== build 56 ==
==> flow/design.v <==
module neuron_intra_Nbits #(
    parameter N = 16,
    parameter N_INPUTS = 16,
    parameter LOG_N_INPUTS = 4  
) (
    input  wire                         clk,
    input  wire                         rst,
    input  wire                         en,
    input  wire signed [N*N_INPUTS-1:0] W,     
    input  wire signed [N*N_INPUTS-1:0] X_N,   
    output reg signed [         N-1:0] Out
);
  wire signed [2*N*N_INPUTS-1:0] prod;
  wire signed [         N-1:0] act_out;
  genvar i;
  generate
    for (i = 0; i < N_INPUTS; i = i + 1) begin : mults
      wire signed [N-1:0] Wi;
      wire signed [N-1:0] Xi;
      assign Wi = W[i*N+:N];
      assign Xi = X_N[i*N+:N];
      assign prod[i*2*N+:2*N] = Wi * Xi;
    end
  endgenerate
  genvar j, k;
  generate
    for (j = 0; j < LOG_N_INPUTS; j = j + 1) begin : ADDER_TREE
      wire signed [2*N*(N_INPUTS >> (j+1))-1:0] sum_stage;
      if(j == 0) begin
        for (k = 0; k < (N_INPUTS >> (j+1)); k = k + 1) begin : STAGE0
          assign sum_stage[2*k*N+:2*N] = prod[2*k*2*N+:2*N] + prod[(2*k+1)*2*N+:2*N];
        end
      end else begin
        for (k = 0; k < (N_INPUTS >> (j+1)); k = k + 1) begin : STAGEJ
          assign sum_stage[2*k*N+:2*N] = ADDER_TREE[j-1].sum_stage[2*k*2*N+:2*N] + ADDER_TREE[j-1].sum_stage[(2*k+1)*2*N+:2*N];
        end
      end
    end
    wire signed [2*N-1:0] sum_all;
    assign sum_all = ADDER_TREE[LOG_N_INPUTS-1].sum_stage;
  endgenerate
  reg signed [2*N-1:0] acc;
  always @(posedge clk or posedge rst) begin
    if (rst) begin
		acc <= 0;
		Out <= 0;
	 end
    else if (en) begin
		acc <= sum_all;
		Out <= act_out;
	 end
  end
  localparam signed [N-1:0] MAX_VAL = {1'b0, {(N-1){1'b1}}};  
  assign act_out = (acc < 0) ? 0 : (acc > MAX_VAL) ? MAX_VAL : acc;
endmodule
Settings: LEC_CHECK=0, CAP_MARGIN=20, CORE_MARGIN=2, CORE_UTILIZATION=72, CTS_CLUSTER_SIZE=60, HOLD_SLACK_MARGIN=0.27, PLACE_DENSITY_LB_ADDON=0.24, SETUP_SLACK_MARGIN=-0.64, SLEW_MARGIN=20; clock period 10.2 ns.
run.sh (not shown) runs the stock make flow with config.mk's settings and CLKGATE_MAP_FILE=.
Build 56: all stages done; final checks FAILED (negative setup slack).
#### Input delta (build 27 over build 56)
- a deleted PLACE_DENSITY_LB_ADDON that had been 0.24
- a deleted HOLD_SLACK_MARGIN that had been 0.27
- a deleted SETUP_SLACK_MARGIN that had been -0.64
- a change of CORE_UTILIZATION from 72 to 70
- a deleted CTS_CLUSTER_SIZE that had been 60
- a change of the clock period (ns, I/O delays scaled along) from 10.2 to 13.3
==> results <==
Build 56 and build 27: one clean run, build 27; the rest did not finish clean.
Number of inserted diodes in build 27 is 9 above build 56.
| minimum setup slack in the final design | lower: build 56 |
met2 layer wire length in the routed design in build 27 is 5400 um lower than in build 56
When the final numbers for build 27 and build 56 were put side by side, the design area turned out to be smaller in build 27.
NOTE routability-driven placement congestion ratio build 56->build 27 decreased by a few percent
Against build 56 as the reference, build 27 delivers a lower aggregate routed wire length.
Input-level comparison between build 92 and build 27:
- swapping 70 for 71 in CORE_UTILIZATION
- putting SETUP_SLACK_MARGIN at -0.64 where nothing was set
- putting PLACE_DENSITY_LB_ADDON at 0.24 where nothing was set
- swapping 13.3 for 10.2 in the clock period (ns, I/O delays scaled along)
--- outcome ---
Complete run, failing final checks: build 92, reason negative setup slack.
Looking at number of nets in the finished design across build 92 and build 27, the one that comes out higher is build 92.
Setup slack in build 92 is smaller than in build 27.
Of build 92 and build 27, the run reporting the lower final area was build 27.
Build 27 reports its slowest cell on the critical path as sky130_fd_sc_hd__fa_1 while build 92 reports sky130_fd_sc_hd__fa_2.
The core of build 92 is more densely filled than that of build 27.
Build 27 → build 92: routed wire length +about 6%, first-pass GRT wire length saw an increase.
## Diff of input files: build 30 against build 92
- removing PLACE_DENSITY_LB_ADDON (formerly 0.24)
- changing CORE_UTILIZATION from 71 to 40
- changing SETUP_SLACK_MARGIN from -0.64 to 3.17
- setting MAX_ROUTING_LAYER to met4 for the first time
- changing the clock period (ns, I/O delays scaled along) from 10.2 to 13.5
## What came out
- Build 30 completed every stage of the flow, and the final layout passed the timing, design-rule and antenna checks.
- The top routing layer in use comes out met4 in one run and met5 in the other, namely in build 30 and build 92 respectively.
- Initial antenna violation count: lower on build 92
- The routed via count in build 30 is 0.934 times that in build 92.

========
Setup of lane 4:
RTL: the design.v shown in full above, as it stands there.
Settings: LEC_CHECK=0, CAP_MARGIN=20, CORE_MARGIN=2, CORE_UTILIZATION=67, MAX_ROUTING_LAYER=met4, SETUP_SLACK_MARGIN=1.17, SLEW_MARGIN=20; clock period 11.0 ns.
Although it ran to completion, lane 4 produced a layout that fails the final checks because of negative setup slack.
The inputs of lane 2 differ from those of lane 4 as listed below.
- removing MAX_ROUTING_LAYER (formerly met4)
- removing SETUP_SLACK_MARGIN (formerly 1.17)
- changing CORE_UTILIZATION from 67 to 57
Findings:
The flow for lane 2 finished, though final verification flagged negative setup slack. Between lane 4 and lane 2, the clock period minus worst slack is higher for lane 2. Share of the core filled with cells: lane 2 < lane 4. Total vias in the final route in lane 2 is 4,948 lower than in lane 4. When lane 2 is set beside lane 4, its total core area turns out to be 18% larger. Min worst setup slack across lane 4 and lane 2: lane 2. Lane 2 vs lane 4: design area up. NOTE final cell count lane 4->lane 2 increased by a few percent. Compared lane 2 vs lane 4, and total met3 wirelength after detailed routing is down in lane 2.
